==> inputs of exp/fjord <==
Design AHBPERIPH, start of the top module:
module AHBPERIPH(
  input  wire        HCLK,
  input  wire        HRESETn,
  input  wire [31:0] HADDR,
  input  wire [1:0]  HTRANS,
  input  wire        HWRITE,
  input  wire [31:0] HWDATA,
  output wire [31:0] HRDATA,
  output wire        HREADY,
  input  wire        RsRx,
  output wire        RsTx,
  input  wire        capture_event,
  output wire        PWM_OUT,
  input  wire [15:0] GPIOIN,
  output wire [15:0] GPIOOUT,
  output wire [6:0]  seg,
  output wire        dp,
  output wire [3:0]  an,
  output wire        uart_irq,
  output wire        timer_irq,
  output wire        gpio_irq
);
  wire [3:0]  mux_sel;
  wire        hsel_uart, hsel_timer, hsel_gpio, hsel_7seg;
  wire [31:0] hrdata_uart, hrdata_timer, hrdata_gpio, hrdata_7seg;
  wire        hready_uart, hready_timer, hready_gpio, hready_7seg;
  AHBDCD uAHBDCD (
    .HADDR(HADDR),
    .HSEL_S0(),
    .HSEL_S1(),
    .HSEL_S2(hsel_uart),
    .HSEL_S3(hsel_timer),
    .HSEL_S4(hsel_gpio),
    .HSEL_S5(hsel_7seg),
    .HSEL_S6(),
    .HSEL_S7(),
    .HSEL_S8(),
    .HSEL_S9(),
    .HSEL_NOMAP(),
    .MUX_SEL(mux_sel)
  );
  AHBMUX uAHBMUX (
    .HCLK(HCLK),
    .HRESETn(HRESETn),
    .MUX_SEL(mux_sel),
    .HRDATA_S0(32'h0000_0000),
    .HRDATA_S1(32'h0000_0000),
    .HRDATA_S2(hrdata_uart),
    .HRDATA_S3(hrdata_timer),
    .HRDATA_S4(hrdata_gpio),
    .HRDATA_S5(hrdata_7seg),
    .HRDATA_S6(32'h0000_0000),
    .HRDATA_S7(32'h0000_0000),
    .HRDATA_S8(32'h0000_0000),
    .HRDATA_S9(32'h0000_0000),
    .HRDATA_NOMAP(32'hDEADBEEF),
    .HREADYOUT_S0(1'b1),
    .HREADYOUT_S1(1'b1),
    .HREADYOUT_S2(hready_uart),
    .HREADYOUT_S3(hready_timer),
    .HREADYOUT_S4(hready_gpio),
    .HREADYOUT_S5(hready_7seg),
    .HREADYOUT_S6(1'b1),
    .HREADYOUT_S7(1'b1),
    .HREADYOUT_S8(1'b1),
    .HREADYOUT_S9(1'b1),
    .HREADYOUT_NOMAP(1'b1),
    .HRDATA(HRDATA),
    .HREADY(HREADY)
  );
  AHBUART uAHBUART (
    .HCLK(HCLK),
    .HRESETn(HRESETn),
    .HADDR(HADDR),
    .HTRANS(HTRANS),
    .HWDATA(HWDATA),
    .HWRITE(HWRITE),
    .HREADY(HREADY),
    .HREADYOUT(hready_uart),
    .HRDATA(hrdata_uart),
    .HSEL(hsel_uart),
    .RsRx(RsRx),
    .RsTx(RsTx),
    .uart_irq(uart_irq)
  );
  AHB7SEGDEC uAHB7SEGDEC (
    .HCLK(HCLK),
    .HRESETn(HRESETn),
    .HADDR(HADDR),
    .HTRANS(HTRANS),
    .HWDATA(HWDATA),
    .HWRITE(HWRITE),
    .HREADY(HREADY),
  ...
export LEC_CHECK = 0
export CAP_MARGIN = 20
export CORE_MARGIN = 2
export CORE_UTILIZATION = 72
export CTS_CLUSTER_DIAMETER = 359
export CTS_CLUSTER_SIZE = 13
export PLACE_DENSITY_LB_ADDON = 0.27
export SETUP_SLACK_MARGIN = 1.2
export SLEW_MARGIN = 20
export TNS_END_PERCENT = 5
create_clock -name core_clock -period 4.08 [get_ports {HCLK}]
run.sh (not shown) runs the stock make flow with config.mk's settings and CLKGATE_MAP_FILE=.
==> exp/amber (differences from exp/fjord) <==
ABC_AREA = 1   (was unset)
CTS_CLUSTER_DIAMETER = 229   (was 359)
CTS_CLUSTER_SIZE = unset   (was 13)
HOLD_SLACK_MARGIN = -0.08   (was unset)
MAX_ROUTING_LAYER = met4   (was unset)
PLACE_DENSITY = 0.6   (was unset)
PLACE_DENSITY_LB_ADDON = unset   (was 0.27)
SETUP_SLACK_MARGIN = unset   (was 1.2)
TNS_END_PERCENT = 40   (was 5)
==> flow/constraint.sdc (replaced) <==
create_clock -name core_clock -period 6.8 [get_ports {HCLK}]
set_input_delay 1.3600 -clock core_clock [delete_from_list [all_inputs] [get_ports {HCLK}]]
set_output_delay 1.3600 -clock core_clock [all_outputs]
set_load 0.01 [all_outputs]
==> notes <==
exp/fjord produced a clean layout. exp/amber passed the timing, design-rule and antenna checks. In exp/fjord the via count is smaller than in exp/amber, by about 26%. Between exp/amber and exp/fjord, the lower wire length is in exp/fjord (gap about 15%, measured against exp/fjord). Of exp/amber and exp/fjord, exp/fjord has the higher non-clock buffer count (gap 104). Against exp/fjord, the register-to-register slack of exp/amber is higher by 2.6 ns. In exp/amber the combinational power is smaller than in exp/fjord, by 72%. Between exp/amber and exp/fjord, the lower global-route usage is in exp/fjord (gap 3.2 points). Total power: exp/fjord is higher than exp/amber (64%).
Power is estimated from default activity; no workload was simulated.
